==> inputs of cedar <==
==> flow/design.v <==
module ALU (a,b,ctrl,res,R15,res_we,R15_we);
	input signed [15:0] a,b;
	input [3:0] ctrl;
	output reg signed [15:0] res;
	output reg signed [15:0] R15;
	output reg res_we, R15_we;
	always@(*)begin
		res = 16'sd0;
		R15 = 16'sd0;
		res_we = 1'b1;
		R15_we = 1'b0;
		case(ctrl)
			3'b000: begin
						res = a + b;
					end
			3'b001: begin
						res = a - b;
					end
			3'b010: begin
						{R15,res} = a * b;
						R15_we = 1'b1;
					end
			3'b011: begin
						R15_we = 1'b1;
						if (b == 16'sd0) begin
							res = -16'sd1;
							R15 = a;
						end
						else begin
							res = a / b;
							R15 = a % b;
						end
					end
			3'b100: begin
						res = a & b;
					end
			3'b101: begin
						res = a | b;
					end
			default: begin
						res_we = 1'b0;
					end
		endcase
	end
endmodule
module alu16(clk, rst, a, b, ctrl, res, R15);
	input clk, rst;
	input [15:0] a, b;
	input [3:0] ctrl;
	output reg [15:0] res;
	output reg [15:0] R15;
	wire [15:0] alu_res, alu_R15;
	wire res_we, R15_we;
	ALU u_alu(.a(a), .b(b), .ctrl(ctrl), .res(alu_res), .R15(alu_R15), .res_we(res_we), .R15_we(R15_we));
	always @(posedge clk, negedge rst) begin
		if (~rst) begin
			res <= 16'h0000;
			R15 <= 16'h0000;
		end
		else begin
			if (res_we)
				res <= alu_res;
			if (R15_we)
				R15 <= alu_R15;
		end
	end
endmodule
==> flow/run.sh <==
#!/bin/bash
# the make line also repeats each setting of config.mk as NAME=value (left out here)
make -C /OpenROAD-flow-scripts/flow DESIGN_CONFIG=/design/flow/config.mk WORK_HOME=/design/flow/orfs CLKGATE_MAP_FILE= finish
==> flow/config.mk <==
export PLATFORM = sky130hd
export DESIGN_NAME = alu16
export DESIGN_NICKNAME = alu16
export VERILOG_FILES = /design/flow/design.v
export SDC_FILE = /design/flow/constraint.sdc
export NUM_CORES = 4
export LEC_CHECK = 0
export ABC_AREA = 1
export CAP_MARGIN = 20
export CORE_MARGIN = 2
export CORE_UTILIZATION = 58
export CTS_CLUSTER_DIAMETER = 24
export SETUP_SLACK_MARGIN = 5.0
export SLEW_MARGIN = 20
export TNS_END_PERCENT = 5
==> flow/constraint.sdc <==
create_clock -name core_clock -period 21.5 [get_ports {clk}]
set_input_delay 4.3000 -clock core_clock [delete_from_list [all_inputs] [get_ports {clk}]]
set_output_delay 4.3000 -clock core_clock [all_outputs]
set_load 0.01 [all_outputs]
==> delta: changes against cedar <==
==> flow/config.mk (replaced) <==
export PLATFORM = sky130hd
export DESIGN_NAME = alu16
export DESIGN_NICKNAME = alu16
export VERILOG_FILES = /design/flow/design.v
export SDC_FILE = /design/flow/constraint.sdc
export NUM_CORES = 4
export LEC_CHECK = 0
export CAP_MARGIN = 20
export CORE_MARGIN = 2
export CORE_UTILIZATION = 69
export CTS_CLUSTER_DIAMETER = 28
export CTS_CLUSTER_SIZE = 15
export SETUP_SLACK_MARGIN = 5.0
export SLEW_MARGIN = 20
export TNS_END_PERCENT = 5
==> flow/constraint.sdc (replaced) <==
create_clock -name core_clock -period 40.0 [get_ports {clk}]
set_input_delay 8.0000 -clock core_clock [delete_from_list [all_inputs] [get_ports {clk}]]
set_output_delay 8.0000 -clock core_clock [all_outputs]
set_load 0.01 [all_outputs]
==> comparison table <==
| metric | delta | cedar |
|---|---|---|
| Result of the run | no timing/DRC/antenna violations | failed layout checks |
| Reasons for failing layout checks | - | negative setup slack |
| Simple-gate area share of the yosys netlist | 20.79% | 30.32% |
| Highest routing layer actually used | met5 | met4 |
| GR Util met2 | 83.74% | 73.71% |
| Worst path max stage delay | 0.49 ns | 0.40 ns |
| Cell depth of the worst flop-to-flop path | 3 | 2 |
| Worst Path Buf+Inv | 21 | 37 |
| Row Count | 66 | 72 |
| Final design utilization | 85.90% | 86.44% |
| Slack of the worst reg-to-reg path | 38.99 ns | 20.63 ns |
| Adder-cell area share of the yosys netlist | 37.53% | 37.09% |
| Power density cells | 95.66 nW/um^2 | 113.8 nW/um^2 |
| Floorplan die width | 184.4 um | 200.9 um |
| Final worst setup slack | 2.822 ns | -8.924 ns |
| Normalized max-slew margin | 22.31% | 34.19% |
| Aggregate global-route resource usage | 55.14% | 44.79% |
| Instance tally after logic synthesis | 2892 | 3393 |
| Dominant cell area share | 23.54% | 23.51% |
| Total of plain and repair buffers excluding clock buffers | 355 | 974 |
| Sequential fraction of design power | 2.2% | 3.0% |


==> run G <==
Starts from the design.v that is shown in full above.
Settings: LEC_CHECK=0, ABC_AREA=1, CAP_MARGIN=20, CORE_MARGIN=2, CORE_UTILIZATION=72, CTS_CLUSTER_SIZE=100, PLACE_DENSITY=0.41, SLEW_MARGIN=20, TNS_END_PERCENT=15; clock period 21.5 ns.
run.sh (not shown) runs the stock make flow with config.mk's settings and CLKGATE_MAP_FILE=.
==> run Y (differences from run G) <==
- ABC_AREA: 1 -> unset
- CORE_UTILIZATION: 72 -> 40
- CTS_CLUSTER_SIZE: 100 -> unset
- PLACE_DENSITY: 0.41 -> unset
- SETUP_SLACK_MARGIN: unset -> 1.0
- TNS_END_PERCENT: 15 -> unset
==> flow/constraint.sdc (replaced) <==
create_clock -name core_clock -period 38.7 [get_ports {clk}]
set_input_delay 7.7400 -clock core_clock [delete_from_list [all_inputs] [get_ports {clk}]]
set_output_delay 7.7400 -clock core_clock [all_outputs]
set_load 0.01 [all_outputs]
==> run F (differences from run G) <==
- CORE_UTILIZATION: 72 -> 65
- CTS_CLUSTER_DIAMETER: unset -> 163
- CTS_CLUSTER_SIZE: 100 -> 98
- PLACE_DENSITY: 0.41 -> unset
- SETUP_SLACK_MARGIN: unset -> 1.0
- TNS_END_PERCENT: 15 -> unset
==> flow/constraint.sdc (replaced) <==
create_clock -name core_clock -period 47.8 [get_ports {clk}]
set_input_delay 9.5600 -clock core_clock [delete_from_list [all_inputs] [get_ports {clk}]]
set_output_delay 9.5600 -clock core_clock [all_outputs]
set_load 0.01 [all_outputs]
==> ci_impl_report.md <==
## Synthesis and layout report

| Metric | Value |
|---|---|
| Status | `complete, no violations` |
| Mapped Cells | `2892` |
| Fa+ha+maj area frac | `37.5%` |
| Post-synth area hogs | `fa_1, ha_1, inv_1, nand2_1, xnor2_1` |
| Synth top cell by count | `inv_1` |
| Die Ht | `241 um` |
| Die Wd | `241 um` |
| Post-synth seq share | `3.57%` |
| Yosys cell count | `2892` |
| Most frequent cells after synthesis | `inv_1, nand2_1, fa_1` |
| Post-Synth AOI/OAI Area | `20.9%` |
| Post-Synthesis Net Count | `3438` |
| Die area | `58000 um2` |
| Yosys cell types | `101` |
| Inst Count DP | `3778` |
| Simple Share, Synth | `20.8%` |
| FP Util | `40.6%` |
| GP Congestion | `1.04` |
| Detailed placement HPWL | `70.4 mm` |
| Post-synthesis cell area | `22500 um2` |
| Core ar. | `55300 um2` |
-- figures above: run Y

==> ci_impl_report.md <==
## Implementation flow summary

| Metric | Value |
|---|---|
| Core ar. | `30700 um2` |
| Die Wd | `181 um` |
| Post-synthesis cell area | `22500 um2` |
| Post-Synth AOI/OAI Area | `11.2%` |
| Tool error | `[ERROR DPL-0038] Utilization greater than 100%, impossible to legalize` |
| Detailed placement HPWL | `87.9 mm` |
| Die Ht | `181 um` |
| Most frequent cells after synthesis | `nand2_1, inv_1, fa_1` |
| Yosys cell types | `64` |
| Last stage reached | `clock tree synthesis (4_1_cts)` |
| Fa+ha+maj area frac | `37.1%` |
| Status | `aborted with a tool error` |
| Yosys cell count | `3393` |
| Post-synth seq share | `3.56%` |
| Die area | `32700 um2` |
| Simple Share, Synth | `30.3%` |
| Inst Count DP | `4479` |
| GP Congestion | `1.12` |
-- figures above: run G

==> ci_impl_report.md <==
## Synthesis and layout report

| Metric | Value |
|---|---|
| Status | `complete, no violations` |
| GP Congestion | `1.03` |
| Die Wd | `190 um` |
| Yosys cell types | `64` |
| Mapped Cells | `3393` |
| Post-synth seq share | `3.56%` |
| Inst Count DP | `3851` |
| Most frequent cells after synthesis | `nand2_1, inv_1, fa_1` |
| Detailed placement HPWL | `59.4 mm` |
| Power Clock | `0.0000384 W` |
| CP endpoint kind | `flop` |
| Die Ht | `190 um` |
| Yosys cell count | `3393` |
| Core ar. | `34300 um2` |
| Die area | `36100 um2` |
| Simple Share, Synth | `30.3%` |
| Post-synthesis cell area | `22500 um2` |
| FP Util | `65.6%` |
| Crit path DAT | `43160 ps` |
| Post-Synth AOI/OAI Area | `11.2%` |
| Post-Synthesis Net Count | `3939` |
-- figures above: run F

Power figures rest on the tool's default switching activity, not on a simulated workload.
